<file path="design/flow/config.mk">
export PLATFORM = sky130hd
export DESIGN_NAME = spi_host
export DESIGN_NICKNAME = spi_host
export VERILOG_FILES = /design/flow/design.v
export SDC_FILE = /design/flow/constraint.sdc
export NUM_CORES = 4
export LEC_CHECK = 0
export CAP_MARGIN = 20
export CELL_PAD_IN_SITES_GLOBAL_PLACEMENT = 2
export CORE_MARGIN = 2
export CORE_UTILIZATION = 42
export CTS_CLUSTER_SIZE = 27
export GPL_ROUTABILITY_DRIVEN = 1
export HOLD_SLACK_MARGIN = 0.14
export MAX_ROUTING_LAYER = met4
export PLACE_DENSITY_LB_ADDON = 0.09
export SETUP_SLACK_MARGIN = 1.19
export SLEW_MARGIN = 25
export TNS_END_PERCENT = 45
</file>
<file path="design/flow/constraint.sdc">
create_clock -name core_clock -period 11.4 [get_ports {s_axi_aclk}]
set_input_delay 2.2800 -clock core_clock [delete_from_list [all_inputs] [get_ports {s_axi_aclk}]]
set_output_delay 2.2800 -clock core_clock [all_outputs]
set_load 0.01 [all_outputs]
</file>
<file path="design/flow/design.v">
module spi_front (
    input clk,
    input spi_clk_in,
    input rst_n,
    output spi_clk_o,
    output spi_clk_t,
    output spi_mosi_o,
    output spi_mosi_t,
    input spi_miso_i,
    input [31:0] data_mosi,
    output [31:0] data_miso,
    input spi_begin,
    input spi_wide,
    output spi_busy
);
localparam SPI_STATE_IDLE = 0;
localparam SPI_STATE_ACTIVE = 1;
reg spi_state;
reg [4:0] spi_bit_ptr;
reg spi_clk_gate;
reg spi_busy_r;
reg [31:0]spi_tx_data;
reg [31:0]spi_rx_data;
reg [31:0]spi_rx_data_r;
assign spi_busy = spi_busy_r;
reg spi_clk_q;
wire spi_clk_fall = spi_clk_q & ~spi_clk_in;
wire spi_clk_rise = ~spi_clk_q & spi_clk_in;
always @(posedge clk or negedge rst_n) begin
    if(~rst_n) begin
        spi_clk_q <= 1'b0;
    end else begin
        spi_clk_q <= spi_clk_in;
    end
end
assign spi_clk_o = spi_clk_in & spi_clk_gate;
always @(posedge clk or negedge rst_n) begin
    if(~rst_n) begin
        spi_state <= SPI_STATE_IDLE;
        spi_bit_ptr <= 3'b0;
        spi_clk_gate <= 1'b0;
        spi_busy_r <= 1'b0;
        spi_tx_data <= 8'b0;
        spi_rx_data_r <= 32'b0;
    end else if(spi_clk_fall) begin
        case (spi_state)
            SPI_STATE_IDLE:begin
                if(spi_begin)begin
                    spi_state <= SPI_STATE_ACTIVE;
                    spi_bit_ptr <= {{2{spi_wide}},3'h7};
                    spi_clk_gate <= 1'b1;
                    spi_busy_r <= 1'b1;
                    spi_tx_data <= data_mosi;
                end
            end
            SPI_STATE_ACTIVE:begin
                if(~|spi_bit_ptr)begin
                    spi_state <= SPI_STATE_IDLE;
                    spi_bit_ptr <= 3'h0;
                    spi_clk_gate <= 1'b0;
                    spi_busy_r <= 1'b0;
                    spi_rx_data_r <= spi_rx_data;
                end else begin
                    spi_bit_ptr <= spi_bit_ptr - 3'b1;
                end
            end
            default: begin
                spi_state <= SPI_STATE_IDLE;
                spi_bit_ptr <= 3'b0;
                spi_clk_gate <= 1'b0;
                spi_busy_r <= 1'b0; 
            end
        endcase
    end
end
reg spi_mosi_r;
assign spi_mosi_o = spi_mosi_r;
always @(*) begin
    case (spi_bit_ptr)
        5'd1: spi_mosi_r = spi_tx_data[1];
        5'd2: spi_mosi_r = spi_tx_data[2];
        5'd3: spi_mosi_r = spi_tx_data[3];
        5'd4: spi_mosi_r = spi_tx_data[4];
        5'd5: spi_mosi_r = spi_tx_data[5];
        5'd6: spi_mosi_r = spi_tx_data[6];
        5'd7: spi_mosi_r = spi_tx_data[7];
        5'd8: spi_mosi_r = spi_tx_data[8];
        5'd9: spi_mosi_r = spi_tx_data[9];
        5'd10: spi_mosi_r = spi_tx_data[10];
        5'd11: spi_mosi_r = spi_tx_data[11];
        5'd12: spi_mosi_r = spi_tx_data[12];
        5'd13: spi_mosi_r = spi_tx_data[13];
        5'd14: spi_mosi_r = spi_tx_data[14];
        5'd15: spi_mosi_r = spi_tx_data[15];
        5'd16: spi_mosi_r = spi_tx_data[16];
        5'd17: spi_mosi_r = spi_tx_data[17];
        5'd18: spi_mosi_r = spi_tx_data[18];
        5'd19: spi_mosi_r = spi_tx_data[19];
        5'd20: spi_mosi_r = spi_tx_data[20];
        5'd21: spi_mosi_r = spi_tx_data[21];
        5'd22: spi_mosi_r = spi_tx_data[22];
        5'd23: spi_mosi_r = spi_tx_data[23];
        5'd24: spi_mosi_r = spi_tx_data[24];
        5'd25: spi_mosi_r = spi_tx_data[25];
        5'd26: spi_mosi_r = spi_tx_data[26];
        5'd27: spi_mosi_r = spi_tx_data[27];
        5'd28: spi_mosi_r = spi_tx_data[28];
        5'd29: spi_mosi_r = spi_tx_data[29];
        5'd30: spi_mosi_r = spi_tx_data[30];
        5'd31: spi_mosi_r = spi_tx_data[31];
        default: spi_mosi_r = spi_tx_data[0];
    endcase
end
assign data_miso = spi_rx_data_r;
always @(posedge clk or negedge rst_n) begin
    if(~rst_n) begin
        spi_rx_data <= 8'b0;
    end else if(spi_clk_rise && spi_busy_r) begin
        spi_rx_data <= {spi_rx_data[30:0],spi_miso_i};
    end else begin
        spi_rx_data <= spi_rx_data;
    end
end
endmodule
module spi_host #
	(
		parameter C_S_AXIS_TDATA_WIDTH = 32,
		parameter integer C_S_AXI_DATA_WIDTH	= 32,
		parameter integer C_S_AXI_ADDR_WIDTH	= 8,
		parameter integer SPI_CS_WIDTH	= 16
	) (
	input spi_clk_i,
	output spi_clk_o,
	output spi_clk_t,
	input spi_mosi_i,
	output spi_mosi_o,
	output spi_mosi_t,
	input spi_miso_i,
	output spi_miso_o,
	output spi_miso_t,
	input [SPI_CS_WIDTH - 1:0]spi_cs_i,
	output [SPI_CS_WIDTH - 1:0]spi_cs_o,
	output [SPI_CS_WIDTH - 1:0]spi_cs_t,
	input  s_axi_aclk,
	input  s_axi_aresetn,
	input [C_S_AXI_ADDR_WIDTH-1 : 0] s_axi_awaddr,
	input  s_axi_awvalid,
	output  s_axi_awready,
	input [C_S_AXI_DATA_WIDTH-1 : 0] s_axi_wdata,
	input  s_axi_wvalid,
	output  s_axi_wready,
	output [1 : 0] s_axi_bresp,
	output  s_axi_bvalid,
	input  s_axi_bready,
	input [C_S_AXI_ADDR_WIDTH-1 : 0] s_axi_araddr,
	input  s_axi_arvalid,
	output  s_axi_arready,
	output [C_S_AXI_DATA_WIDTH-1 : 0] s_axi_rdata,
	output [1 : 0] s_axi_rresp,
	output  s_axi_rvalid,
	input  s_axi_rready,
	output  s_axis_tready,
	input [C_S_AXIS_TDATA_WIDTH-1 : 0] s_axis_tdata,
	input  s_axis_tlast,
	input  s_axis_tvalid,
	input  m_axis_tready,
	output [C_S_AXIS_TDATA_WIDTH-1 : 0] m_axis_tdata,
	output  m_axis_tlast,
	output  m_axis_tvalid
);
localparam integer OP_STATUS_ADDR = 0;
localparam integer DATA_ACCESS_ADDR = 4;
localparam integer SPI_CS_W1C_ADDR = 8;
localparam integer SPI_CHIP_SEL_ADDR = 12;
localparam integer SPI_CS_W1S_ADDR = 16;
localparam integer SPI_CTL_ADDR = 20;
localparam integer SPI_CLK_SPCL_ADDR = 24;
localparam integer SPI_BURST_CNT_ADDR = 28;
wire rst_n;
assign rst_n = s_axi_aresetn;
reg [C_S_AXI_ADDR_WIDTH-1:0]awaddr_r;
wire aw_success;
assign aw_success = s_axi_awvalid & s_axi_awready;
reg [C_S_AXI_ADDR_WIDTH-1:0]araddr_r;
wire ar_success;
assign ar_success = s_axi_arvalid & s_axi_arready;
wire spi_state_is_idle;
assign spi_state_is_idle = (spi_control_state == AXI_SPI_STATE_IDLE);
always @(posedge s_axi_aclk or negedge rst_n ) begin
	if(~rst_n)begin
		awaddr_r <= 0;
	end else if(spi_state_is_idle && aw_success) begin
		awaddr_r <= s_axi_awaddr;
	end else begin
		awaddr_r <= awaddr_r;
	end
end
always @(posedge s_axi_aclk or negedge rst_n ) begin
	if(~rst_n)begin
		araddr_r <= 0;
	end else if(ar_success) begin
		araddr_r <= s_axi_araddr;
	end else begin
		araddr_r <= araddr_r;
	end
end
wire [C_S_AXI_ADDR_WIDTH-1:0]awaddr_active;
assign awaddr_active = aw_success ? s_axi_awaddr : awaddr_r;
wire [C_S_AXI_ADDR_WIDTH-1:0]araddr_active;
assign araddr_active = ar_success ? s_axi_araddr : araddr_r;
reg [1:0] axi_mm_if_state ;
reg ar_ready;
wire r_valid;
assign r_valid = ~ar_ready;
assign s_axi_arready = ar_ready;
assign s_axi_rvalid = r_valid & spi_state_is_idle;
always @(posedge s_axi_aclk or negedge rst_n) begin
	if(~rst_n)begin
		ar_ready <= 1'b1;
	end else if(s_axi_arready && s_axi_arvalid) begin
		ar_ready <= 1'b0;
	end else if(s_axi_rready && s_axi_rvalid) begin
		ar_ready <= 1'b1;
	end
end
assign s_axi_rresp = 2'b0;
assign s_axi_awready = spi_state_is_idle;
assign s_axi_wready = spi_state_is_idle;
assign w_ready = spi_state_is_idle;
assign s_axi_bresp = 2'b0;
reg b_valid;
assign s_axi_bvalid = b_valid;
assign s_axi_bvalid = b_valid;
always @(posedge s_axi_aclk or negedge rst_n) begin
	if(~rst_n)begin
		b_valid <= 1'b0;
	end else if(s_axi_wready && s_axi_wvalid && ~b_valid) begin
		b_valid <= 1'b1;
	end else if(s_axi_bready && b_valid) begin
		b_valid <= 1'b0;
	end
end
wire w_success;
assign w_success = s_axi_wvalid & s_axi_wready;
wire r_success;
assign r_success = s_axi_rvalid & s_axi_rready;
localparam AXI_SPI_STATE_IDLE = 5;
localparam AXI_SPI_STATE_MM_ARMED = 0;
localparam AXI_SPI_STATE_MM_ACTIVE = 1;
localparam AXI_SPI_STATE_S_ARMED = 2;
localparam AXI_SPI_STATE_S_ACTIVE = 3;
reg [2:0]spi_control_state ;
	wire spi_mode_stream;
reg [31:0]spi_tx_data;
reg [31:0]spi_strm_b_len;
	wire spi_strm_b_len_nz;
	assign spi_strm_b_len_nz = |spi_strm_b_len;
reg spi_front_begin;
	wire spi_front_wide;
	assign spi_front_wide = spi_control_state[1];
	wire spi_front_busy;
reg s_axis_tready_r;
reg s_axis_tlast_r;
reg m_axis_tvalid_r;
reg m_axis_tlast_r;
assign s_axis_tready = s_axis_tready_r;
assign m_axis_tvalid = m_axis_tvalid_r;
assign m_axis_tlast = m_axis_tlast_r;
always @(posedge s_axi_aclk or negedge rst_n) begin
	if(~rst_n)begin
		s_axis_tlast_r <= 1'b0;
	end else if (s_axis_tvalid && s_axis_tready) begin
		s_axis_tlast_r <= s_axis_tlast;
	end
end
always @(posedge s_axi_aclk or negedge rst_n) begin
	if(~rst_n)begin
		spi_control_state <= AXI_SPI_STATE_IDLE;
		spi_tx_data <= 32'h0;
		spi_strm_b_len <= 32'h0;
		spi_front_begin <= 1'b0;
		s_axis_tready_r <= 1'b0;
		m_axis_tvalid_r <= 1'b0;
		m_axis_tlast_r <= 1'b0;
	end else begin
		case (spi_control_state)
			AXI_SPI_STATE_IDLE : begin
				if (w_success && awaddr_active == DATA_ACCESS_ADDR) begin
					spi_control_state <= AXI_SPI_STATE_MM_ARMED;
					spi_tx_data <= s_axi_wdata;
					spi_front_begin <= 1'b1;
				end else if (w_success && awaddr_active == SPI_BURST_CNT_ADDR) begin
					spi_control_state <= AXI_SPI_STATE_S_ARMED;
					spi_strm_b_len <= s_axi_wdata;
					spi_front_begin <= spi_strm_s2mm;
					s_axis_tready_r <= 1'b1;
					m_axis_tvalid_r <= 1'b0;
					m_axis_tlast_r <= 1'b0;
				end else begin
					if(s_axis_tvalid & s_axis_tready) begin
						s_axis_tready_r <= 1'b0;
					end
					if(m_axis_tvalid & m_axis_tready)begin
						m_axis_tvalid_r <= 1'b0; 
						m_axis_tlast_r <= 1'b0;
					end
				end
			end
			AXI_SPI_STATE_MM_ARMED : begin
				if (spi_front_busy) begin
					spi_control_state <= AXI_SPI_STATE_MM_ACTIVE;
					spi_front_begin <= 1'b0;
				end
			end
			AXI_SPI_STATE_MM_ACTIVE : begin
				if (~spi_front_busy) begin
					spi_control_state <= AXI_SPI_STATE_IDLE;
				end
			end
			AXI_SPI_STATE_S_ARMED : begin
				if (spi_front_busy) begin
					spi_control_state <= AXI_SPI_STATE_S_ACTIVE;
					spi_strm_b_len <= spi_strm_b_len - 32'b1;
					spi_front_begin <= 1'b0;
				end else if(s_axis_tvalid & s_axis_tready) begin
					spi_front_begin <= 1'b1;
					spi_tx_data <= stream_word_odrered;
					s_axis_tready_r <= 1'b0;
					m_axis_tvalid_r <= 1'b0;
				end else if(m_axis_tvalid & m_axis_tready)begin
					spi_front_begin <= 1'b1;
					s_axis_tready_r <= 1'b0;
					m_axis_tvalid_r <= 1'b0;
				end
			end
			AXI_SPI_STATE_S_ACTIVE : begin
				if (~spi_front_busy && spi_strm_b_len_nz) begin
					if(s_axis_tlast_r && ~spi_strm_s2mm) begin
						spi_control_state <= AXI_SPI_STATE_IDLE;
						spi_strm_b_len <= 32'h0;
						s_axis_tready_r <= 1'b1;
						m_axis_tvalid_r <= spi_strm_s2mm;
						m_axis_tlast_r <= spi_strm_s2mm;
					end else begin
						spi_control_state <= AXI_SPI_STATE_S_ARMED;
						s_axis_tready_r <= 1'b1;
						m_axis_tvalid_r <= spi_strm_s2mm;
					end
				end else if (~spi_front_busy && ~spi_strm_b_len_nz) begin
					spi_control_state <= AXI_SPI_STATE_IDLE;
					spi_strm_b_len <= 32'h0;
					s_axis_tready_r <= 1'b1;
					m_axis_tvalid_r <= spi_strm_s2mm;
					m_axis_tlast_r <= spi_strm_s2mm;
				end
			end 
			default: begin
				spi_control_state <= AXI_SPI_STATE_IDLE;
				spi_tx_data <= 32'h0;
				spi_strm_b_len <= 32'h0;
				spi_front_begin <= 1'b0;
				s_axis_tready_r <= 1'b0;
				m_axis_tvalid_r <= 1'b0;
				m_axis_tlast_r <= 1'b0;
			end
		endcase
	end
end
reg [15:0]spi_ctl_reg;
	always @(posedge s_axi_aclk or negedge rst_n) begin
		if(~rst_n)begin
			spi_ctl_reg <= 0;
		end else if(w_success && awaddr_active == SPI_CTL_ADDR && spi_state_is_idle)begin
			spi_ctl_reg <= s_axi_wdata[15:0];
		end else begin
			spi_ctl_reg <= spi_ctl_reg;
		end
	end
wire spi_strm_s2mm;
assign spi_strm_s2mm = spi_ctl_reg[15];
wire [4:0]stream_byte_order;
assign stream_byte_order = spi_ctl_reg[4:0];
localparam STREAM_BYTE_ORDER_0123 = 5'd0;
localparam STREAM_BYTE_ORDER_0132 = 5'd1;
localparam STREAM_BYTE_ORDER_0213 = 5'd2;
localparam STREAM_BYTE_ORDER_0231 = 5'd3;
localparam STREAM_BYTE_ORDER_0312 = 5'd4;
localparam STREAM_BYTE_ORDER_0321 = 5'd5;
localparam STREAM_BYTE_ORDER_1023 = 5'd6;
localparam STREAM_BYTE_ORDER_1032 = 5'd7;
localparam STREAM_BYTE_ORDER_1203 = 5'd8;
localparam STREAM_BYTE_ORDER_1230 = 5'd9;
localparam STREAM_BYTE_ORDER_1302 = 5'd10;
localparam STREAM_BYTE_ORDER_1320 = 5'd11;
localparam STREAM_BYTE_ORDER_2013 = 5'd12;
localparam STREAM_BYTE_ORDER_2031 = 5'd13;
localparam STREAM_BYTE_ORDER_2103 = 5'd14;
localparam STREAM_BYTE_ORDER_2130 = 5'd15;
localparam STREAM_BYTE_ORDER_2301 = 5'd16;
localparam STREAM_BYTE_ORDER_2310 = 5'd17;
localparam STREAM_BYTE_ORDER_3012 = 5'd18;
localparam STREAM_BYTE_ORDER_3021 = 5'd19;
localparam STREAM_BYTE_ORDER_3102 = 5'd20;
localparam STREAM_BYTE_ORDER_3120 = 5'd21;
localparam STREAM_BYTE_ORDER_3201 = 5'd22;
localparam STREAM_BYTE_ORDER_3210 = 5'd23;
reg [31:0] stream_word_odrered;
always @ (*)begin
	case (stream_byte_order)
		STREAM_BYTE_ORDER_0123 : stream_word_odrered = {s_axis_tdata[7:0], s_axis_tdata[15:8], s_axis_tdata[23:16], s_axis_tdata[31:24]};
		STREAM_BYTE_ORDER_0132 : stream_word_odrered = {s_axis_tdata[7:0], s_axis_tdata[15:8], s_axis_tdata[31:24], s_axis_tdata[23:16]};
		STREAM_BYTE_ORDER_0213 : stream_word_odrered = {s_axis_tdata[7:0], s_axis_tdata[23:16], s_axis_tdata[15:8], s_axis_tdata[31:24]};
		STREAM_BYTE_ORDER_0231 : stream_word_odrered = {s_axis_tdata[7:0], s_axis_tdata[23:16], s_axis_tdata[31:24], s_axis_tdata[15:8]};
		STREAM_BYTE_ORDER_0312 : stream_word_odrered = {s_axis_tdata[7:0], s_axis_tdata[31:24], s_axis_tdata[15:8], s_axis_tdata[23:16]};
		STREAM_BYTE_ORDER_0321 : stream_word_odrered = {s_axis_tdata[7:0], s_axis_tdata[31:24], s_axis_tdata[23:16], s_axis_tdata[15:8]};
		STREAM_BYTE_ORDER_1023 : stream_word_odrered = {s_axis_tdata[15:8], s_axis_tdata[7:0], s_axis_tdata[23:16], s_axis_tdata[31:24]};
		STREAM_BYTE_ORDER_1032 : stream_word_odrered = {s_axis_tdata[15:8], s_axis_tdata[7:0], s_axis_tdata[31:24], s_axis_tdata[23:16]};
		STREAM_BYTE_ORDER_1203 : stream_word_odrered = {s_axis_tdata[15:8], s_axis_tdata[23:16], s_axis_tdata[7:0], s_axis_tdata[31:24]};
		STREAM_BYTE_ORDER_1230 : stream_word_odrered = {s_axis_tdata[15:8], s_axis_tdata[23:16], s_axis_tdata[31:24], s_axis_tdata[7:0]};
		STREAM_BYTE_ORDER_1302 : stream_word_odrered = {s_axis_tdata[15:8], s_axis_tdata[31:24], s_axis_tdata[7:0], s_axis_tdata[23:16]};
		STREAM_BYTE_ORDER_1320 : stream_word_odrered = {s_axis_tdata[15:8], s_axis_tdata[31:24], s_axis_tdata[23:16], s_axis_tdata[7:0]};
		STREAM_BYTE_ORDER_2013 : stream_word_odrered = {s_axis_tdata[23:16], s_axis_tdata[7:0], s_axis_tdata[15:8], s_axis_tdata[31:24]};
		STREAM_BYTE_ORDER_2031 : stream_word_odrered = {s_axis_tdata[23:16], s_axis_tdata[7:0], s_axis_tdata[31:24], s_axis_tdata[15:8]};
		STREAM_BYTE_ORDER_2103 : stream_word_odrered = {s_axis_tdata[23:16], s_axis_tdata[15:8], s_axis_tdata[7:0], s_axis_tdata[31:24]};
		STREAM_BYTE_ORDER_2130 : stream_word_odrered = {s_axis_tdata[23:16], s_axis_tdata[15:8], s_axis_tdata[31:24], s_axis_tdata[7:0]};
		STREAM_BYTE_ORDER_2301 : stream_word_odrered = {s_axis_tdata[23:16], s_axis_tdata[31:24], s_axis_tdata[7:0], s_axis_tdata[15:8]};
		STREAM_BYTE_ORDER_2310 : stream_word_odrered = {s_axis_tdata[23:16], s_axis_tdata[31:24], s_axis_tdata[15:8], s_axis_tdata[7:0]};
		STREAM_BYTE_ORDER_3012 : stream_word_odrered = {s_axis_tdata[31:24], s_axis_tdata[7:0], s_axis_tdata[15:8], s_axis_tdata[23:16]};
		STREAM_BYTE_ORDER_3021 : stream_word_odrered = {s_axis_tdata[31:24], s_axis_tdata[7:0], s_axis_tdata[23:16], s_axis_tdata[15:8]};
		STREAM_BYTE_ORDER_3102 : stream_word_odrered = {s_axis_tdata[31:24], s_axis_tdata[15:8], s_axis_tdata[7:0], s_axis_tdata[23:16]};
		STREAM_BYTE_ORDER_3120 : stream_word_odrered = {s_axis_tdata[31:24], s_axis_tdata[15:8], s_axis_tdata[23:16], s_axis_tdata[7:0]};
		STREAM_BYTE_ORDER_3201 : stream_word_odrered = {s_axis_tdata[31:24], s_axis_tdata[23:16], s_axis_tdata[7:0], s_axis_tdata[15:8]};
		STREAM_BYTE_ORDER_3210 : stream_word_odrered = {s_axis_tdata[31:24], s_axis_tdata[23:16], s_axis_tdata[15:8], s_axis_tdata[7:0]};
		default: stream_word_odrered = {s_axis_tdata[7:0], s_axis_tdata[15:8], s_axis_tdata[23:16], s_axis_tdata[31:24]};
	endcase
end
	reg [15:0]spi_clk_pscl;
	reg [3:0]spi_clk_pscl_sel;
	reg spi_clk_gen;
	always @(posedge s_axi_aclk or negedge rst_n) begin
		if(~rst_n)begin
			spi_clk_pscl_sel <= 1;
		end else if(w_success && awaddr_active == SPI_CLK_SPCL_ADDR && spi_state_is_idle)begin
			spi_clk_pscl_sel <= s_axi_wdata[3:0];
		end else begin
			spi_clk_pscl_sel <= spi_clk_pscl_sel;
		end
	end
	always @(*)begin
		case(spi_clk_pscl_sel)
		4'h0: spi_clk_gen = 1'b0;
		4'h1: spi_clk_gen = spi_clk_pscl[0];
		4'h2: spi_clk_gen = spi_clk_pscl[1];
		4'h3: spi_clk_gen = spi_clk_pscl[2];
		4'h4: spi_clk_gen = spi_clk_pscl[3];
		4'h5: spi_clk_gen = spi_clk_pscl[4];
		4'h6: spi_clk_gen = spi_clk_pscl[5];
		4'h7: spi_clk_gen = spi_clk_pscl[6];
		4'h8: spi_clk_gen = spi_clk_pscl[7];
		4'h9: spi_clk_gen = spi_clk_pscl[8];
		4'hA: spi_clk_gen = spi_clk_pscl[9];
		4'hB: spi_clk_gen = spi_clk_pscl[10];
		4'hC: spi_clk_gen = spi_clk_pscl[11];
		4'hD: spi_clk_gen = spi_clk_pscl[12];
		4'hE: spi_clk_gen = spi_clk_pscl[13];
		4'hF: spi_clk_gen = spi_clk_pscl[14];
		default: spi_clk_gen = spi_clk_pscl[15];
		endcase
	end
	always @(posedge s_axi_aclk or negedge rst_n) begin
		if(~rst_n)begin
			spi_clk_pscl <= 16'b0;
		end else begin
			spi_clk_pscl <= spi_clk_pscl + 1;
		end
	end
	reg [SPI_CS_WIDTH-1:0]chip_sel_r;
	always @(posedge s_axi_aclk or negedge rst_n) begin
		if(~rst_n)begin
			chip_sel_r <= 16'hFFFF;
		end else if(w_success && awaddr_active == SPI_CHIP_SEL_ADDR && spi_state_is_idle)begin
			chip_sel_r <= s_axi_wdata[SPI_CS_WIDTH-1:0];
		end else if(w_success && awaddr_active == SPI_CS_W1C_ADDR && spi_state_is_idle)begin
			chip_sel_r <= chip_sel_r & ~s_axi_wdata[SPI_CS_WIDTH-1:0];
		end else if(w_success && awaddr_active == SPI_CS_W1S_ADDR && spi_state_is_idle)begin
			chip_sel_r <= chip_sel_r | s_axi_wdata[SPI_CS_WIDTH-1:0];
		end else begin
			chip_sel_r <= chip_sel_r;
		end
	end
	assign spi_cs_o = chip_sel_r;
wire [31:0]spi_front_tx_data;
assign spi_front_tx_data = spi_tx_data | {32{spi_strm_s2mm}};
wire [31:0]spi_front_rx_data;
assign m_axis_tdata = {spi_front_rx_data[7:0],spi_front_rx_data[15:8],spi_front_rx_data[23:16],spi_front_rx_data[31:24]};
spi_front front(
    .clk(s_axi_aclk),
    .spi_clk_in(spi_clk_gen),
    .rst_n(rst_n),
    .spi_clk_o(spi_clk_o),
    .spi_mosi_o(spi_mosi_o),
    .spi_miso_i(spi_miso_i),
    .data_mosi(spi_front_tx_data),
    .data_miso(spi_front_rx_data),
    .spi_begin(spi_front_begin),
    .spi_wide(spi_front_wide),
    .spi_busy(spi_front_busy)
);
assign spi_clk_t = 1'b0; 
assign spi_mosi_t = 1'b0; 
assign spi_miso_t = 1'b1; 
assign spi_miso_o = 1'b1; 
assign spi_cs_t = 16'b0; 
reg [C_S_AXI_DATA_WIDTH-1:0]s_axi_rdata_r;
assign s_axi_rdata = s_axi_rdata_r;
	always @(*) begin
		case (araddr_active)
			DATA_ACCESS_ADDR : s_axi_rdata_r = spi_front_rx_data ; 	 
			SPI_CHIP_SEL_ADDR : s_axi_rdata_r = {16'h0,chip_sel_r} ;		 
			OP_STATUS_ADDR : s_axi_rdata_r = {31'h000,spi_front_busy} ;	 
			SPI_CLK_SPCL_ADDR : s_axi_rdata_r = {20'h000,spi_clk_pscl_sel};  
			SPI_CTL_ADDR : s_axi_rdata_r = {16'h000,spi_ctl_reg};  
			default: s_axi_rdata_r = 32'h67676767;
		endcase
	end
endmodule
</file>
<file path="design/flow/run.sh">
#!/bin/bash
# the make line also repeats each setting of config.mk as NAME=value (left out here)
make -C /OpenROAD-flow-scripts/flow DESIGN_CONFIG=/design/flow/config.mk WORK_HOME=/design/flow/orfs CLKGATE_MAP_FILE= finish
</file>
==> results of run 1 <==
per-layer routing:
layer  track usage, %  wire length [um]  vias up  part of all wire (%)
li1                 -                 -     5536                     -
met1            34.29             19300     5845                    45
met2            40.26             19880      381                    47
met3            4.130              2435       71                   5.7
met4            5.920               939        0                   2.2
met5                -                 0        -                     0
stage by stage:
stage / instances / worst slack (ns) / power (W) / instance area [um^2] / util, %
global placement: 1990 / 3.238 / 0.002550 / 15560 / 48.19
floorplan: 1481 / 4.953 / 0.002160 / 13740 / -
detailed placement: 1990 / 3.447 / 0.002563 / 15590 / 48.28
CTS: 2044 / 3.430 / 0.003494 / 16550 / 51.25
finish: 2045 / 3.553 / 0.003482 / 16600 / 51.40
global route: 2045 / 3.232 / 0.003713 / 16600 / 51.40
area by class of cell:
cell class	instances	area share (%)
well taps	442	3.332
inverters	22	0.4976
multi-input cells	1086	41.57
clock buffers	35	4.689
repair buffers	196	11.73
clock inverters	19	1.086
flip-flops and latches	245	37.09
==> notes.org, run 1 <==
#+TITLE: Physical design notes

** Final timing
- Post-layout period usage of the worst path :: 68.84%
- Setup repair after global routing missed its margin :: no
- Hold timing on the final database bottoms out at a slack of 0.4703 ns.
- Looking at the max-slew report, the worst-margin pin has a slew of slightly below 1 ns.
- Max-slew check failures listed in the final report amount to 0.
- In the final run the clock tree shows a worst skew of 0.02384 ns.
- Headroom to the max-slew limit came out at 35.88%.
- Setup-failing EPs final :: 0
- The worst path in the final design needs a cycle of 7.847 ns, including I/O delays and setup.
- Summed over all failing endpoints, the final setup total negative slack is 0 ns.
- The highest clock rate this design can be run at is 127.4 MHz.
- For reference, the final report shows the hold violation count at 0.

** Route
- In the log, the iteration count for the first detailed-route pass is 8.
- Ant. Diodes :: 0
- Per the detail_route report, the via count comes to around 12000.
- Average wire length per cell after detail routing :: 20.81 um
- Remaining design rule violation count :: 0
- Average via count per standard cell :: roughly 5.8
- Wires add up to around 43000 um.
- The count of nets left with antenna violations once routing finished came out at 0.
- Per the log, the first TritonRoute iteration ended with a DRC count of 1120.

** CTS
- Clock slew seen by the registers of the worst setup and hold paths :: 0.06 ns
- TritonCTS built the clock tree.
- The clock net in this run drives a total of 245 sinks.
- CTS root buf :: sky130_fd_sc_hd__clkbuf_16
- The number of gates resized after CTS was 0.
- Number of clock buffers inserted by TritonCTS :: 29
- Number of setup buffers added after CTS :: 0
- Looking at the clock tree report, the H-tree level count equals 1.
- Post-cts hold buffer count :: 0
- Latency at later pin :: around 0.56 ns
- Deepest clock path buffer count :: 3

** Cells and area
- Number of nets in the final layout :: 1697
- The layout has 3020 filler cells.
- Synth-to-Final Area Change :: 21.51%
- The sequential cells in the finished layout cover a total of between 0.006 and 0.007 mm^2.
- Area of the multi-input gates :: 0.006899 mm^2

** Critical path
- In this design, the stage delay of the slowest critical-path cell is 0.84 ns.
- Element type at the critical path end :: primary output
- Buffer and inverter count on the worst path :: 3
- STA lists the endpoint of the worst register-to-register path as spi_tx_data[7].
- Minimum setup slack among reg-to-reg paths :: 8.16 ns
- On the critical path the data arrives at roughly 5.6 ns.
- Setup crit start kind :: input pin
- Critical Path Most Common Cell :: sky130_fd_sc_hd__clkdlybuf4s50_1
- On the critical path, the stage with the largest delay is an instance of sky130_fd_sc_hd__nor2_1.
- The critical path goes through clkdlybuf4s50_1 > nand2_1 > mux2i_1 > inv_1 > nor2_1 > a21oi_1 > o21ai_0 > clkdlybuf4s50_1.
- Logic depth of the worst setup path including buffers :: 8
- Classification of the worst setup path :: in2out
- Crit-path leading delay family :: buffers and inverters
- Worst setup path endpoint :: s_axi_rdata[13]
- Worst Reg2Reg Path Length in Cells :: 7
- The most critical setup path has its startpoint at s_axi_arvalid.
- Max fanout on the critical path was recorded as 24.
- Critical path required time :: 9.12 ns
- Critical register-to-register path startpoint :: spi_control_state[2]

** Logic synthesis
- Post-synthesis, Yosys gives the total cell area as around 0.014 mm^2.
- Cell with the most instances after synthesis :: sky130_fd_sc_hd__dfrtp_1
- Area fraction in compound gates :: between 20% and 30%
- After synthesis, the share of flip-flops with an asynchronous set or reset is 100.0%.
- Main kind of combinational logic by area :: AND-OR/OR-AND gates
- After synthesis, the cell types taking the most area are sky130_fd_sc_hd__dfrtp_1 (41%), sky130_fd_sc_hd__mux2_2 (8.2%), sky130_fd_sc_hd__a21oi_1 (4.9%).
- Gate count after technology mapping :: 1459
- Cell accounting for the most synthesized area :: sky130_fd_sc_hd__dfrtp_1
- Dominant synthesized flop cell :: sky130_fd_sc_hd__dfrtp_1
- Before any placement, the netlist area is recorded as 0.01366 mm^2.
- After Yosys synthesis, and, or, nand and nor cells account for between 10% and 20% of the synthesized area.
- Per the synthesis report, the adder-cell share of the synthesized area is 0.7329%.
- A synthesized cell averages 9.361 um^2.
- Mux cell area share after synthesis :: 9.958%
- Synth flops :: 245
- Yosys stat counts 1459 cells in the synthesized netlist.
- Top-area cell type share of the netlist area :: about 40%
- Yosys mapped a number of flops with a built-in enable equal to 0.
- For reference, the top cells by count after synthesis are sky130_fd_sc_hd__dfrtp_1 (225), sky130_fd_sc_hd__nor2_1 (166), sky130_fd_sc_hd__nand2_1 (144).
- Warnings reported by Yosys during synthesis add up to 3.
- In the Yosys report, the sequential cells make up 45.07% of the chip area.
- Summing the areas of all xor and xnor instances in the mapped netlist gives under 10% of the synthesized area.
- Per the synthesis report, the number of distinct cell types is 74.

** Global route
- The initial antenna violation count came to 1.
- The via count of the first global-routing pass is 11490.
- Tot GR Track Use :: roughly a quarter
- Leftover overflow at the end of global routing :: 0
- Pin count of the biggest net entering global routing :: 123
- The first global-routing pass estimated approximately 66000 um of wire.

** Worst hold path
- Source of the worst hold timing path :: spi_clk_pscl[14]
- According to the hold report, the worst path is of the reg2reg type.
- Terminating pin of the worst hold path :: spi_clk_pscl[14]
- Hold path cells :: 1

** Floorplan
- From left edge to right edge, the die measures 184.3 um.
- Share of the core filled by cells before placement :: 42.30%
- Die Y :: 184.3 um
- Boundary pin count :: 223
- The overall die size recorded for this design is about 0.034 mm^2.
- The floorplan step defined a core boundary enclosing 0.03229 mm^2.
- The floorplan has 66 rows.

** Placed design
- RD Place Congestion :: 0.9002
- DP HPWL :: 30020 um
- Count of port buffers added during placement :: 180

** Pwr
- Power dissipated in the clock network :: 0.000919 W
- The combinational power reported by the tool is 0.00132 W.
- Sequential-cell power consumption :: 0.00125 W
- Portion of total power attributed to the clock network :: 26.4%
- Flop pwr share :: 35.8%
- The worst VDD IR drop from the latest analysis is roughly 0.12 mV.
- Internal power comes to ~0.0021 W.
- For this design the ratio of total power to cell area is 209.8 mW/mm^2.
- The analysis attributes to net switching a power of 0.001344 W.
- Biggest consumer :: combinational cells
- Lkg Pwr :: roughly 7 nW
- Of the total power, combinational logic draws 37.8%.
- The switching portion of total power comes to 38.59%.

** Flow run
- The tool flagged a number of max-cap violations equal to 0.
- Summing over the stages, the warning tally comes to about 50.

** Run status
- Run status :: finished clean
==> run 2, diff against run 1 <==
ABC_AREA = 1   (was not set)
CORE_ASPECT_RATIO = 0.86   (was not set)
CORE_UTILIZATION = 40   (was 42)
CTS_CLUSTER_DIAMETER = 113   (was not set)
CTS_CLUSTER_SIZE = not set   (was 27)
GPL_ROUTABILITY_DRIVEN = not set   (was 1)
GPL_TIMING_DRIVEN = 0   (was not set)
HOLD_SLACK_MARGIN = not set   (was 0.14)
PLACE_DENSITY_LB_ADDON = 0.03   (was 0.09)
SETUP_SLACK_MARGIN = not set   (was 1.19)
SLEW_MARGIN = 20   (was 25)
TNS_END_PERCENT = not set   (was 45)
clock period = 10.6 ns   (was 11.4 ns; I/O delays follow)
==> run 2 against run 1 <==
Net effect:
- total power down 39%
- combinational power is 93% lower
- largest cell class unchanged
- sequential cell count unchanged
==> notes.org, run 2 <==
#+TITLE: Physical design notes

** Run status
- Run status :: finished clean

** Global route
- The via count of the first global-routing pass is 14920 (+30%).
- The initial antenna violation count is 0 (-1).
- Wire length of the first global-routing pass :: 86480 um (+31%)
- Tot GR Track Use :: 29.83% (+4.4 points)
- The total global routing overflow came to 0 (unchanged).
- The largest net degree at the start of global routing was 96 (-22%).

** Pwr
- Lkg Pwr :: 9.082 nW (+31%)
- The switching component of the power was 0.0004913 W (-63%).
- Sequential-cell power consumption :: 0.000936 W (-25%)
- Internal Pwr Total :: 0.001625 W (-24%)
- Switching share of power :: 23.22% (-15 points)
- The post-route total power was 0.002116 W (-39%).
- P per Cell Area :: 115.9 mW/mm^2 (-45%)
- Comb group :: 0.0000987 W (-93%)
- The share of total power in combinational logic was 4.7% (-33 points).
- The relative contribution of the clock network to total power was 51.1% (+25 points).
- Biggest consumer :: the clock network
- The power in the clock group came to 0.00108 W (+20%).
- Worst voltage drop across the vdd grid :: 0.1474 mV (+19%)
- The share of power burned in registers came to 44.2% (+8.4 points).

** Route
- Count of vias placed by the detailed router :: 15150 (+28%)
- Average via count per standard cell :: 5.309 (-8.2%)
- The number of design rule violations left after detail routing is 0 (unchanged).
- The iteration tally of the first detailed-router pass was 5 (-3).
- The antenna diode instance count is 0 (unchanged).
- Average wire length per cell after detail routing :: 19.12 um (-8.1%)
- The overall routed net length was 54570 um (+28%).
- Amount of wire on met2 after detailed routing :: 23650 um (+19%)
- The highest layer touched by signal routing is met4.
- Wire length on met3 :: 3676 um (+51%)
- Routed metal-1 wirelength :: 25900 um (+34%)
- Remaining antenna violation count after routing :: 0 (unchanged)
- DRT iter0 DRCs :: 1127 (+0.63%)

** CTS
- The maximum clock insertion buffer count came to 3 (unchanged).
- CTS root buf :: sky130_fd_sc_hd__clkbuf_16
- Number of clock buffers inserted by TritonCTS :: 28 (-3.4%)
- The maximum level of the CTS H-tree was 1 (unchanged).
- Post-cts sizing count :: 0 (unchanged)
- TritonCTS built the clock tree.
- Total clock sinks :: 245 (unchanged)
- The number of hold buffers added after cts was 0 (unchanged).
- The post-CTS setup buffer count came to 0 (unchanged).
- Latency at later pin :: 0.58 ns (+0.02 ns)
- The clock slew seen by the registers of the worst setup and hold paths was 0.07 ns (about the same).

** Logic synthesis
- In the post-synthesis netlist, the cell with the most instances is sky130_fd_sc_hd__nand2_1.
- Main kind of combinational logic by area :: simple AND/OR/NAND/NOR gates
- XOR-XNOR Cells, Area Fraction :: 1.313% (+0.22 points)
- Cell area leaders :: sky130_fd_sc_hd__dfrtp_1 (38%), sky130_fd_sc_hd__nand2_1 (21%), sky130_fd_sc_hd__nand3_1 (7.8%)
- Count of unique library cells instantiated by Yosys :: 55 (-26%)
- Sequential share of the synthesized area :: 41.93% (-3.1 points)
- FFs w/ async S/R, synth :: 100.0% (unchanged)
- Mean post-synth cell area :: 6.895 um^2 (-26%)
- Cell accounting for the most synthesized area :: sky130_fd_sc_hd__dfrtp_1
- Flip-flops with a built-in enable :: 0 (unchanged)
- The cell count in the Yosys report is 2129 (+46%).
- Summed instance area of the synthesized netlist :: 0.01468 mm^2 (+7.5%)
- Leading post-synthesis cells by instance count :: sky130_fd_sc_hd__nand2_1 (824), sky130_fd_sc_hd__nand3_1 (228), sky130_fd_sc_hd__dfrtp_1 (225)
- The proportion of netlist area held by the largest area contributor came to 38.35% (-2.9 points).
- Adder and majority gate portion of the synthesized area :: 0.6818% (-0.051 points)
- Synthesis Warnings :: 3 (unchanged)
- Mux cell area share after synthesis :: 0.6904% (-9.3 points)
- The simple-gate share of the synthesized area came to 39.76% (+25 points).
- Synth flops :: 245 (unchanged)
- The area fraction in compound gates was 7.909% (-14 points).
- The chip area from the yosys synthesis statistics came to 0.01468 mm^2 (+7.5%).
- Dominant synthesized flop cell :: sky130_fd_sc_hd__dfrtp_1
- The count of mapped cells out of synthesis was 2129 (+46%).

** Final timing
- Setup repair after global routing missed its margin :: no
- Clock tree skew after final layout :: 0.02074 ns (-0.003096 ns)
- Setup-failing EPs final :: 0 (unchanged)
- Final Hold Fails :: 0 (unchanged)
- The number of max-slew violations in the final report came to 0 (unchanged).
- Slew headroom :: 38.00% (+2.1 points)
- Post-layout period usage of the worst path :: 68.50% (-0.33 points)
- Actual slew at the worst max-slew pin :: 0.9259 ns (-0.03583 ns)
- The minimum setup slack in the final design is 3.338 ns (-0.2141 ns).
- Max Freq :: 137.7 MHz
- Post-layout min period :: around 7.3 ns

** Floorplan
- Share of the core filled by cells before placement :: 40.29% (-2.0 points)
- The die boundary height was 181.7 um (-1.4%).
- Die area :: 0.03825 mm^2 (+13%)
- Boundary pin count :: 223 (unchanged)
- The area of the placeable core is 0.03643 mm^2 (+13%).
- Die X :: 210.6 um (+14%)
- The number of placement rows is 65 (-1.5%).

** Placed design
- The placer congestion estimate is 0.9456 (+5.0%).
- The pre-CTS setup slack came to 3.362 ns (-0.08523 ns).
- The detailed-placement wirelength estimate came to 41880 um (+39%).
- The count of buffers from port buffering was 180 (unchanged).
- Dpl cells :: 2802 (+41%)

** Critical path
- The capture point of the worst register-to-register path is recorded as spi_tx_data[31].
- Startpoint of the most critical setup path :: s_axi_arvalid
- Logic depth of the worst setup path including buffers :: 13 (+5)
- The kind of cell with the highest combined delay along the critical path is buffers and inverters.
- Element type at the critical path end :: primary output
- Arrival time of data at the critical path endpoint :: 5.14 ns (-0.43 ns)
- Following the worst setup path forward leads to its endpoint at s_axi_rdata[5].
- The longest individual stage delay on the worst path is 0.56 ns (-0.28 ns).
- Setup crit start kind :: input pin
- The required time of the critical path is 8.48 ns (-0.64 ns).
- The startpoint identified for the worst register-to-register timing path is spi_ctl_reg[0].
- Buffer and inverter count on the worst path :: 4 (+1)
- Critical-path top delay cell :: sky130_fd_sc_hd__clkdlybuf4s50_1
- The critical path in this run is classified as in2out.
- The signal on the critical path passes through clkdlybuf4s50_1 > nand2_1 > buf_2 > nand2_1 > nand2_1 > nor2_1 > nand2_1 > nor2_4 > nand4_2 > nand4_1 > buf_4 > nand4_1 > clkdlybuf4s50_1.
- Largest driver fanout on the critical path :: 10 (-58%)
- Worst Reg2Reg Path Length in Cells :: 10 (+3)
- Minimum setup slack among reg-to-reg paths :: 7.88 ns (-0.28 ns)
- Critical Path Most Common Cell :: sky130_fd_sc_hd__nand2_1

** Cells and area
- The area occupied by multi-input gates is 0.007492 mm^2 (+8.6%).
- Between the synthesized netlist and the finished layout, the area growth was recorded as 24.32%.
- Number of nets in the final layout :: 2480 (+46%)
- Count of placed standard cells in the final layout, fillers left out :: 2854 (+40%)
- FF/Latch Area :: 0.006156 mm^2 (unchanged)
- Filler Cell Count :: 3709 (+23%)

** Worst hold path
- Checking hold timing, the worst path is listed with class reg2reg.
- The endpoint of the worst hold path is reported as araddr_r[5].
- Source of the worst hold timing path :: araddr_r[5]
- Hold path cells :: 2 (+1)

** Flow run
- Tally of max-capacitance violations :: 0 (unchanged)
- Warning total across the stage logs :: 49 (-2.0%)
[run 2: metrics by stage]
step                      util [%]  setup TNS (ns)  cell area, um^2  hold WS [ns]
final                        50.09               0            18250        0.4714
after global routing         50.09               0            18250        0.4923
after CTS                    50.08               0            18250        0.4762
after detailed placement     47.25               0            17220        0.4584
after global placement       47.07         -776.12            17150        0.4543
after floorplan                  -               0            14760        0.4387
[run 2: cell type report]
| class | count | area share (%) |
|---|---|---|
| Buffer | 105 | 3.140 |
| Inverter | 147 | 3.023 |
| Clock buffer | 34 | 4.237 |
| Clock inverter | 18 | 1.399 |
| Timing Repair Buffer | 182 | 10.20 |
| Sequential cell | 245 | 33.73 |
| Multi-Input combinational cell | 1654 | 41.05 |
| Tap cell | 469 | 3.215 |
[run 2: routing by layer]
layer / global-route usage [%] / up-vias
li1: - / 7317
met1: 43.11 / 7223
met2: 44.50 / 544
met3: 3.701 / 68
met4: 7.239 / 0
met5: - / -
==> run 3, diff against run 2 <==
ABC_AREA = not set   (was 1)
CELL_PAD_IN_SITES_GLOBAL_PLACEMENT = not set   (was 2)
CORE_ASPECT_RATIO = 0.68   (was 0.86)
CORE_MARGIN = 10   (was 2)
CORE_UTILIZATION = 34   (was 40)
CTS_CLUSTER_DIAMETER = not set   (was 113)
CTS_CLUSTER_SIZE = 96   (was not set)
HOLD_SLACK_MARGIN = 0.05   (was not set)
MAX_ROUTING_LAYER = not set   (was met4)
PLACE_DENSITY = 0.55   (was not set)
PLACE_DENSITY_LB_ADDON = not set   (was 0.03)
SETUP_SLACK_MARGIN = 0.68   (was not set)
clock period = 12.7 ns   (was 10.6 ns; I/O delays follow)
==> run 3 against run 2 <==
Net effect:
- still clean on timing, DRC and antenna
- sequential power is about 20% higher
- combinational power went up to 14 times the previous value
- critical endpoint is now s_axi_rdata[25]
- non-clock buffer count is 24 higher
- critical path type unchanged
- cell count is 21% lower
- clock skew is 0.0071 ns lower
==> notes.org, run 3 <==
#+TITLE: Physical design notes

** Run status
- The flow ran to the end and the layout has no timing, DRC or antenna violations.

** Global route
- Wire length of the first global-routing pass :: 77510 um (-10%)
- The overall track demand over capacity in global routing is 20.29% (-9.5 points).
- Pin count of the biggest net entering global routing :: 95 (-1.0%)
- Leftover overflow at the end of global routing :: 0 (unchanged)
- Via count of the first global-routing pass :: 12240 (-18%)
- The initial antenna violation count was 1 (+1).

** Final timing
- Actual slew at the worst max-slew pin :: 0.9798 ns (+0.05389 ns)
- Clock tree skew after final layout :: 0.01362 ns (-0.007117 ns)
- The headroom to the max-slew limit came to 34.29% (-3.7 points).
- The final setup violation count was 0 (unchanged).
- The minimum setup slack in the final design was 3.913 ns (+0.5742 ns).
- Post-layout min period :: 8.787 ns
- Setup repair after global routing left no endpoint under its margin.
- Post-layout period usage of the worst path :: 69.19% (+0.69 points)
- Max Freq :: 113.8 MHz
- The number of max-slew violations in the final report is 0 (unchanged).
- Final Hold Fails :: 0 (unchanged)

** Pwr
- Switching share of power :: 40.44% (+17 points)
- Fraction of power consumed by combinational cells :: 42.3% (+38 points)
- The sequential group power came to 0.00110 W (+20%).
- Biggest consumer :: combinational cells
- The switching component of the power is 0.001293 W (+160%).
- The power in the clock group was 0.000744 W (-31%).
- Portion of total power attributed to the clock network :: 23.3% (-28 points)
- The combinational-cell power consumption came to 0.00135 W (+1300%).
- Lkg Pwr :: 7.147 nW (-21%)
- The share of power burned in registers is 34.5% (-9.7 points).
- The largest vdd supply drop was 0.09391 mV (-36%).
- The ratio of total power to cell area was 187.1 mW/mm^2 (+61%).
- Internal Pwr Total :: 0.001905 W (+17%)

** Logic synthesis
- For this run the top cell type by instance count after synthesis was sky130_fd_sc_hd__dfrtp_1.
- Count of unique library cells instantiated by Yosys :: 74 (+35%)
- In the post-synthesis netlist, the biggest area contributors are sky130_fd_sc_hd__dfrtp_1 (41%), sky130_fd_sc_hd__mux2_2 (8.2%), sky130_fd_sc_hd__a21oi_1 (4.9%).
- The post-synthesis share of cell area spent on xor and xnor gates came to 1.090% (-0.22 points).
- The simple-gate share of the synthesized area was 15.22% (-25 points).
- Area fraction in compound gates :: 22.40% (+14 points)
- Sequential share of the synthesized area :: 45.07% (+3.1 points)
- The cell count in the Yosys report is 1459 (-31%).
- sky130_fd_sc_hd__dfrtp_1 takes more of the synthesized area than any other cell.
- Gate count after technology mapping :: 1459 (-31%)
- The number of flops mapped to enable cells by yosys came to 0 (unchanged).
- In the synthesized netlist, the dominant kind of combinational cell is AND-OR/OR-AND gates.
- Mean post-synth cell area :: 9.361 um^2 (+36%)
- The post-synth design cell area is 0.01366 mm^2 (-7.0%).
- Adder and majority gate portion of the synthesized area :: 0.7329% (+0.051 points)
- Leading post-synthesis cells by instance count :: sky130_fd_sc_hd__dfrtp_1 (225), sky130_fd_sc_hd__nor2_1 (166), sky130_fd_sc_hd__nand2_1 (144)
- The chip area from the yosys synthesis statistics was 0.01366 mm^2 (-7.0%).
- The fraction of synthesis flops using an asynchronous set or reset pin was 100.0% (unchanged).
- The multiplexer fraction of the synthesized cell area came to 9.958% (+9.3 points).
- Dominant synthesized flop cell :: sky130_fd_sc_hd__dfrtp_1
- The number of storage elements in the synthesis netlist is 245 (unchanged).
- The number of warnings reported in the yosys synthesis log is 3 (unchanged).
- Top-area cell type share of the netlist area :: 41.22% (+2.9 points)

** Route
- Average via count per standard cell :: 5.585 (+5.2%)
- The initial DRC count is 1366 (+21%).
- The iteration tally of the first detailed-router pass was 7 (+2).
- Remaining antenna violation count after routing :: 0 (unchanged)
- Count of vias placed by the detailed router :: 12520 (-17%)
- The wire length per cell after detailed routing came to 22.80 um (+19%).
- The number of design rule violations left after detail routing is 0 (unchanged).
- Final WL :: 51100 um (-6.4%)

** Critical path
- Largest driver fanout on the critical path :: 10 (unchanged)
- The worst-case register-to-register setup slack came to 9.36 ns (+1.48 ns).
- The required time of the critical path was 10.16 ns (+1.68 ns).
- STA lists the endpoint of the worst register-to-register path as spi_tx_data[26].
- The launch point of the worst register-to-register path is recorded as spi_control_state[2].
- The setup path with the least slack is of type in2out.
- Logic depth of the worst setup path including buffers :: 10 (-3)
- Per STA, the worst path accumulates the most delay in the family buffers and inverters.
- Slowest stage delay, CP :: 0.82 ns (+0.26 ns)
- Traced cell by cell, the critical path runs through clkdlybuf4s50_1 > nand2_1 > mux2i_1 > inv_1 > nor2_1 > nor3_1 > a211oi_2 > buf_2 > nand2_1 > clkdlybuf4s50_1.
- STA classifies the critical path startpoint as an input pin.
- Startpoint of the most critical setup path :: s_axi_arvalid
- STA classifies the critical path endpoint as a primary output.
- Buffer and inverter count on the worst path :: 4 (unchanged)
- Worst Reg2Reg Path Length in Cells :: 8 (-2)
- Worst setup path endpoint :: s_axi_rdata[25]
- Critical-path top delay cell :: sky130_fd_sc_hd__mux2i_1
- Arrival time of data at the critical path endpoint :: 6.25 ns (+1.11 ns)

** CTS
- Clock tree from TritonCTS :: yes
- Latency at later pin :: 0.55 ns (-0.03 ns)
- Number of setup buffers added after CTS :: 0 (unchanged)
- Total clock sinks :: 245 (unchanged)
- Number of clock buffers inserted by TritonCTS :: 27 (-3.6%)
- The maximum clock insertion buffer count was 3 (unchanged).
- Post-cts hold buffer count :: 0 (unchanged)
- Post-cts sizing count :: 0 (unchanged)
- CTS root buf :: sky130_fd_sc_hd__clkbuf_16
- H-Tree Level Count :: 1 (unchanged)
- Clock slew seen by the registers of the worst setup and hold paths :: 0.06 ns (about the same)

** Floorplan
- Boundary pin count :: 223 (unchanged)
- Die Y :: 185.3 um (+2.0%)
- Die area :: 0.04874 mm^2 (+27%)
- The area of the placeable core was 0.03964 mm^2 (+8.8%).
- The number of placement rows came to 60 (-7.7%).
- The horizontal die dimension is 263.1 um (+25%).
- The fraction of the core area occupied by cells at floorplan was 34.46% (-5.8 points).

** Cells and area
- From synthesis to final layout, the design area changed by 25.16%.
- The number of fill cells came to 3968 (+7.0%).
- The post-route core utilization is 43.13% (-7.0 points).
- Number of nets in the final layout :: 1810 (-27%)

** Worst hold path
- The hold-critical path depth was 1 (-1).
- Note that the worst hold path type here is reg2reg.
- In the hold report, the worst path ends at spi_clk_pscl[14].
- Looking at hold timing, the worst path starts from spi_clk_pscl[14].

** Placed design
- The placer congestion estimate is 0.9568 (+1.2%).
- DP HPWL :: 39190 um (-6.4%)
- The count of buffers from port buffering is 180 (unchanged).
- The pre-CTS setup slack is 3.514 ns (+0.1520 ns).

** Flow run
- The number of OpenROAD warnings was 49 (unchanged).
- The count of maximum capacitance violations was 0 (unchanged).
## run 3: per-layer routing
layer / share of wire (%) / global-route usage (%) / routed length, um / vias to the layer above
li1: - / - / - / 5768
met1: 49 / 29.97 / 24880 / 6205
met2: 41 / 28.76 / 20980 / 479
met4: 1.4 / 3.462 / 731 / 0
met5: 0 / 0 / 0 / -
met3: 8.8 / 5.892 / 4502 / 64
## run 3: final cells by class
cell class              instances  area, um^2  area share (%)
clock buffers                  39       760.7           4.450
multi-input cells            1086        6842           40.02
well taps                     527       659.4           3.857
diodes                          1       2.502         0.01464
flip-flops and latches        245        6156           36.01
inverters                      22       82.58          0.4831
plain buffers                 128       665.6           3.894
clock inverters                10       56.30          0.3294
repair buffers                183        1869           10.94
## run 3: metrics by stage
| step | instances | area, um^2 | total power [W] | hold WS, ns | setup TNS, ns |
|---|---|---|---|---|---|
| after floorplan | 1481 | 13740 | 0.001939 | 0.4404 | 0 |
| after global placement | 2188 | 16200 | 0.002421 | 0.4582 | -409.86 |
| after detailed placement | 2190 | 16260 | 0.002436 | 0.4636 | 0 |
| after CTS | 2239 | 17080 | 0.003191 | 0.4826 | 0 |
| after global routing | 2240 | 17090 | 0.003392 | 0.5044 | 0 |
| final | 2241 | 17090 | 0.003198 | 0.4780 | 0 |
==> run 4, diff against run 3 <==
CORE_ASPECT_RATIO = not set   (was 0.68)
CORE_MARGIN = 2   (was 10)
CORE_UTILIZATION = 72   (was 34)
CTS_CLUSTER_DIAMETER = 94   (was not set)
CTS_CLUSTER_SIZE = 27   (was 96)
GPL_ROUTABILITY_DRIVEN = 1   (was not set)
GPL_TIMING_DRIVEN = not set   (was 0)
HOLD_SLACK_MARGIN = not set   (was 0.05)
MAX_ROUTING_LAYER = met4   (was not set)
PLACE_DENSITY = not set   (was 0.55)
PLACE_DENSITY_LB_ADDON = 0.26   (was not set)
SETUP_SLACK_MARGIN = 0.61   (was 0.68)
clock period = 4.37 ns   (was 12.7 ns; I/O delays follow)
==> run 4 against run 3 <==
Net effect:
- still clean on timing, DRC and antenna
- first-iteration DRC count increased by 76%
- count of clock-buffer cells in the layout decreased by 21
- die area decreased by 59%
- sequential cell count unchanged
- clock skew increased by 0.017 ns
- combinational power increased to 2.8 times the previous value
- setup slack got worse by 3.6 ns
- global-route usage increased by 26 points
- critical path depth decreased by 1
- core utilization increased by 44 points
- largest power group unchanged
==> notes.org, run 4 <==
#+TITLE: Physical design notes

** Final timing
- The worst-margin pin slew was 1.109 ns (+0.1289 ns).
- The headroom to the max-slew limit came to 25.81% (-8.5 points).
- The period utilization was 93.45% (+24 points).
- The minimum setup slack in the final design was 0.2864 ns (-3.626 ns).
- Setup-failing EPs final :: 0 (unchanged)
- Post-layout min period :: 4.084 ns
- The number of failing hold endpoints at the final stage was 0 (unchanged).
- Max Freq :: 244.9 MHz
- Number of max-slew violations in the final report :: 0 (unchanged)
- Total negative setup slack :: 0 ns (unchanged)
- Setup repair after global routing missed its margin :: yes
- The setup clock skew after layout came to 0.03023 ns (+0.01661 ns).

** Logic synthesis
- Yosys reports that the most numerous cell types are sky130_fd_sc_hd__dfrtp_1 (225), sky130_fd_sc_hd__nor2_1 (166), sky130_fd_sc_hd__nand2_1 (144).
- Cell accounting for the most synthesized area :: sky130_fd_sc_hd__dfrtp_1
- The post-synthesis sequential area ratio is 45.07% (unchanged).
- Adder and majority gate portion of the synthesized area :: 0.7329% (unchanged)
- Top-area cell type share of the netlist area :: 41.22% (unchanged)
- By instance count, the leading cell after synthesis is sky130_fd_sc_hd__dfrtp_1.
- The unique cell type count in the Yosys netlist is 74 (unchanged).
- Sorting the synthesized cells by area gives the leading types as sky130_fd_sc_hd__dfrtp_1 (41%), sky130_fd_sc_hd__mux2_2 (8.2%), sky130_fd_sc_hd__a21oi_1 (4.9%).
- Mean post-synth cell area :: 9.361 um^2 (unchanged)
- The number of storage elements in the synthesis netlist was 245 (unchanged).
- Gate count after technology mapping :: 1459 (unchanged)
- Main kind of combinational logic by area :: AND-OR/OR-AND gates
- Area fraction in compound gates :: 22.40% (unchanged)
- Yosys Instances :: 1459 (unchanged)
- The simple-gate share of the synthesized area is 15.22% (unchanged).
- The chip area from the yosys synthesis statistics is 0.01366 mm^2 (unchanged).
- The post-synth design cell area is 0.01366 mm^2 (unchanged).
- Dominant synthesized flop cell :: sky130_fd_sc_hd__dfrtp_1
- The number of warnings reported in the yosys synthesis log is 3 (unchanged).
- The multiplexer fraction of the synthesized cell area came to 9.958% (unchanged).
- Flip-flops with a built-in enable :: 0 (unchanged)
- The fraction of synthesis flops using an asynchronous set or reset pin was 100.0% (unchanged).
- The post-synthesis share of cell area spent on xor and xnor gates was 1.090% (unchanged).

** Placed design
- The pre-CTS setup slack came to 0.007997 ns (-3.506 ns).
- The placer congestion estimate was 0.9574 (about the same).
- The count of buffers from port buffering is 180 (unchanged).
- The count of placed standard cells including taps is 1807 (-17%).
- The detailed-placement wirelength estimate was 28710 um (-27%).

** Critical path
- Arrival time of data at the critical path endpoint :: 3.21 ns (-3.04 ns)
- The worst-case register-to-register setup slack is 1.18 ns (-8.18 ns).
- The count of cells along the worst register-to-register path was 8 (unchanged).
- The worst setup path is launched from an input pin.
- The critical path's slowest stage uses the library cell sky130_fd_sc_hd__clkdlybuf4s50_1.
- The most numerous cell type found on the critical path is sky130_fd_sc_hd__a21oi_1.
- The worst path buffer plus inverter count was 4 (unchanged).
- In this run the critical path is formed by clkdlybuf4s50_1 > mux2i_4 > inv_2 > buf_4 > nand2_1 > a21oi_1 > a21oi_1 > nor2_1 > dlygate4sd2_1.
- Element type at the critical path end :: primary output
- Logic depth of the worst setup path including buffers :: 9 (-1)
- The longest individual stage delay on the worst path is 0.55 ns (-0.27 ns).
- For reference, the critical path is launched at s_axi_araddr[4].
- Critical path required time :: 3.50 ns (-6.66 ns)
- Worst setup path endpoint :: s_axi_rdata[15]
- Per STA, the worst path accumulates the most delay in the family buffers and inverters.
- The top fanout value on the critical path was 11 (+1).
- Looking at the reg2reg group, the worst path starts from spi_control_state[2].
- Classification of the worst setup path :: in2out
- The endpoint identified for the worst register-to-register timing path is spi_tx_data[2].

** Route
- Final WL :: 47690 um (-6.7%)
- Number of detailed-routing iterations run before antenna repair :: 14 (+7)
- Remaining antenna violation count after routing :: 0 (unchanged)
- Count of vias placed by the detailed router :: 13560 (+8.3%)
- Average via count per standard cell :: 7.307 (+31%)
- Average wire length per cell after detail routing :: 25.70 um (+13%)
- The initial DRC count is 2401 (+76%).
- Remaining design rule violation count :: 0 (unchanged)

** CTS
- Deepest clock path buffer count :: 3 (unchanged)
- The clock slew seen by the registers of the worst setup and hold paths was 0.11 ns (+0.05 ns).
- The clock latency of the later-clocked register in the worst-skew pair was 0.49 ns (-0.06 ns).
- Number of clock buffers inserted by TritonCTS :: 13 (-52%)
- The TritonCTS sink count came to 245 (unchanged).
- TritonCTS built the clock tree.
- CTS root buf :: sky130_fd_sc_hd__clkbuf_16
- The maximum level of the CTS H-tree came to 1 (unchanged).
- The number of hold buffers added after cts is 0 (unchanged).

** Global route
- The first-pass GRT wire length is 71160 um (-8.2%).
- Via count of the first global-routing pass :: 12740 (+4.1%)
- The largest net degree at the start of global routing was 126 (+33%).
- The total global routing overflow was 0 (unchanged).
- The overall track demand over capacity in global routing is 46.74% (+26 points).
- The initial antenna violation count was 1 (unchanged).

** Cells and area
- The count of non-filler cells in the finished layout is 1856 (-17%).
- The register area came to 0.006158 mm^2 (about the same).
- The area occupied by multi-input gates is 0.007013 mm^2 (+2.5%).
- Relative to the synthesized area, the layout overhead comes to 18.99%.
- Number of nets in the final layout :: 1732 (-4.3%)
- Final core occ :: 87.17% (+44 points)
- Filler Cell Count :: 921 (-77%)

** Pwr
- The power in the clock group is 0.00135 W (+81%).
- Worst voltage drop across the vdd grid :: 0.4299 mV (+360%)
- Comb group :: 0.00380 W (+180%)
- The share of power burned in registers is 39.4% (+4.9 points).
- Fraction of power consumed by combinational cells :: 44.7% (+2.4 points)
- P per Cell Area :: 523.0 mW/mm^2 (+180%)
- Switching share of power :: 42.12% (+1.7 points)
- Reported net switching power :: 0.003580 W (+180%)
- The relative contribution of the clock network to total power was 15.8% (-7.5 points).
- Looking at the group totals, the largest power group turns out to be combinational cells.
- Internal Pwr Total :: 0.004920 W (+160%)
- The sequential group power was 0.00335 W (+200%).
- Lkg Pwr :: 6.919 nW (-3.2%)

** Floorplan
- The area of the placeable core came to 0.01864 mm^2 (-53%).
- The number of placement rows came to 50 (-17%).
- The die boundary height was 141.7 um (-24%).
- Die X :: 141.7 um (-46%)
- The number of ports placed on the die boundary is 223 (unchanged).
- The fraction of the core area occupied by cells at floorplan came to 73.26% (+39 points).
- The floorplan die area is 0.02009 mm^2 (-59%).

** Worst hold path
- HP Class :: in2async

** Run status
- Run status :: finished clean

** Flow run
- The number of OpenROAD warnings was 54 (+10%).
- The count of maximum capacitance violations came to 0 (unchanged).
run 4: through the flow:
step / power [W] / hold slack, ns / cell area, um^2
floorplan: 0.005635 / 0.4404 / 13740
global placement: 0.006542 / 0.4611 / 15520
detailed placement: 0.006713 / 0.4622 / 15520
CTS: 0.008185 / 0.4956 / 16180
global route: 0.008879 / 0.5119 / 16250
finish: 0.008499 / 0.4584 / 16250
run 4: what timing repair did:
item,4_1_cts,5_1_grt
gates resized,133,21
setup buffers,23,2
gates cloned,2,0
endpoints found under the setup margin,33,28
pin swaps,7,4
run 4: area by class of cell:
type / count / share of cell area, %
Multi-Input combinational cell: 1086 / 43.15
Sequential cell: 245 / 37.89
Timing Repair Buffer: 247 / 14.32
Clock buffer: 18 / 2.117
Tap cell: 234 / 1.802
Inverter: 22 / 0.5081
Clock inverter: 3 / 0.1925
Antenna cell: 1 / 0.01540
run 4: metal layers:
layer	track usage, %	share of wire, %	wire length [um]	vias up
li1	-	-	-	5590
met1	59.81	34	16360	6405
met2	71.82	45	21370	1207
met3	9.281	13	6238	359
met4	23.42	7.8	3721	0
met5	-	0	0	-
==> run 5, diff against run 4 <==
CAP_MARGIN = 10   (was 20)
CELL_PAD_IN_SITES_GLOBAL_PLACEMENT = 2   (was not set)
CORE_UTILIZATION = 42   (was 72)
CTS_CLUSTER_DIAMETER = not set   (was 94)
GPL_TIMING_DRIVEN = 0   (was not set)
HOLD_SLACK_MARGIN = 0.14   (was not set)
PLACE_DENSITY_LB_ADDON = 0.09   (was 0.26)
SETUP_SLACK_MARGIN = 1.19   (was 0.61)
SLEW_MARGIN = 25   (was 20)
TNS_END_PERCENT = 40   (was not set)
clock period = 11.4 ns   (was 4.37 ns; I/O delays follow)
==> run 5 against run 4 <==
Net effect:
- first-iteration DRC count decreased by 56%
- combinational power down 61%
- cell count increased by 16%
- via count shrank 9.1%
- largest cell class unchanged
- core utilization shrank 34 points
- routed wire length decreased by 2.4%
- cell area is 6.0% higher
- synthesized cell count did not move
- register-to-register slack improved by 6.9 ns
- critical path type unchanged
- setup slack better by 2.9 ns
==> notes.org, run 5 <==
#+TITLE: Physical design notes

** Logic synthesis
- Yosys reports that the most numerous cell types are sky130_fd_sc_hd__dfrtp_1 (225), sky130_fd_sc_hd__nor2_1 (166), sky130_fd_sc_hd__nand2_1 (144).
- Cell accounting for the most synthesized area :: sky130_fd_sc_hd__dfrtp_1
- The fraction of synthesis flops using an asynchronous set or reset pin came to 100.0% (unchanged).
- The chip area from the yosys synthesis statistics was 0.01366 mm^2 (unchanged).
- Yosys Instances :: 1459 (unchanged)
- Of the combinational cells, the family taking the most area is AND-OR/OR-AND gates.
- The number of warnings reported in the yosys synthesis log is 3 (unchanged).
- Simple share :: 15.22% (unchanged)
- Ranked by total cell area, the synthesized netlist is headed by sky130_fd_sc_hd__dfrtp_1 (41%), sky130_fd_sc_hd__mux2_2 (8.2%), sky130_fd_sc_hd__a21oi_1 (4.9%).
- Summed instance area of the synthesized netlist :: 0.01366 mm^2 (unchanged)
- The multiplexer fraction of the synthesized cell area was 9.958% (unchanged).

** Worst hold path
- HP Class :: reg2reg

** Global route
- Via count of the first global-routing pass :: 12170 (-4.5%)
- Pin count of the biggest net entering global routing :: 81 (-36%)
- Wire length of the first global-routing pass :: 72170 um (+1.4%)
- The initial antenna violation count was 0 (-1).

** Pwr
- Biggest consumer :: combinational cells
- The switching component of the power came to 0.001410 W (-61%).
- The ratio of total power to cell area came to 214.4 mW/mm^2 (-59%).
- Internal Pwr Total :: 0.002283 W (-54%)
- The relative contribution of the clock network to total power came to 27.0% (+11 points).
- The power in the clock group is 0.000998 W (-26%).

** Cells and area
- Filler Cell Count :: 2991 (+220%)
- The number of nets in the finished design was 1811 (+4.6%).
- Area of the multi-input gates :: 0.006843 mm^2 (-2.4%)
- Synth-to-Final Area Change :: 26.10%
- Final core occ :: 53.34% (-34 points)

** CTS
- The maximum clock insertion buffer count is 3 (unchanged).
- Post-cts hold buffer count :: 0 (unchanged)
- The clock slew seen by the registers of the worst setup and hold paths is 0.06 ns (-0.05 ns).

** Route
- The initial DRC count was 1050 (-56%).
- The number of design rule violations left after detail routing was 0 (unchanged).

** Run status
- Run status :: finished clean

** Final timing
- Actual slew at the worst max-slew pin :: 1.072 ns (-0.03689 ns)
- Post-layout min period :: around 8.2 ns
- The headroom to the max-slew limit came to 28.39% (+2.6 points).
- Static timing analysis puts the maximum clock frequency at 122.0 MHz.
- The number of failing hold endpoints at the final stage was 0 (unchanged).

** Critical path
- Ordered cell list for the critical path :: clkdlybuf4s50_1 > nand2_1 > mux2i_1 > inv_1 > nor2_1 > nor3_1 > a211oi_1 > buf_2 > nand2_1 > clkdlybuf4s50_1
- Critical-path top delay cell :: sky130_fd_sc_hd__a211oi_1
- The count of cells along the worst register-to-register path is 8 (unchanged).
- Arrival time of data at the critical path endpoint :: 5.92 ns (+2.71 ns)
- The worst-case register-to-register setup slack was 8.10 ns (+6.92 ns).
- Crit-path leading delay family :: buffers and inverters

** Flow run
- Warning total across the stage logs :: 49 (-9.3%)

** Floorplan
- Cell Rows :: 66 (+32%)
- Die X :: 184.3 um (+30%)

** Placed design
- Count of port buffers added during placement :: 180 (unchanged)
-- run 5: metal layers --
layer	vias to the layer above	GRT usage [%]
met1	6060	37.19
met3	91	4.228
met5	-	-
met2	399	45.41
li1	5775	-
met4	0	8.576
-- run 5: layout make-up --
class                           count  share of cell area [%]
Inverter                           22                  0.4795
Buffer                            128                   3.865
Tap cell                          442                   3.211
Multi-Input combinational cell   1086                   39.73
Clock buffer                       38                   4.577
Timing Repair Buffer              183                   10.97
Clock inverter                     14                   1.424
Sequential cell                   245                   35.74
-- run 5: through the flow --
step,hold slack (ns),area [um^2],TNS (ns),cells
4_1_cts,0.4704,17220,0,2158
5_1_grt,0.4924,17220,0,2158
3_5_place_dp,0.4573,16180,0,2106
3_3_place_gp,0.4597,16100,-596.62,2103
2_1_floorplan,0.4404,13740,0,1481
6_report,0.4662,17220,0,2158
Power and IR drop assume default switching activity.
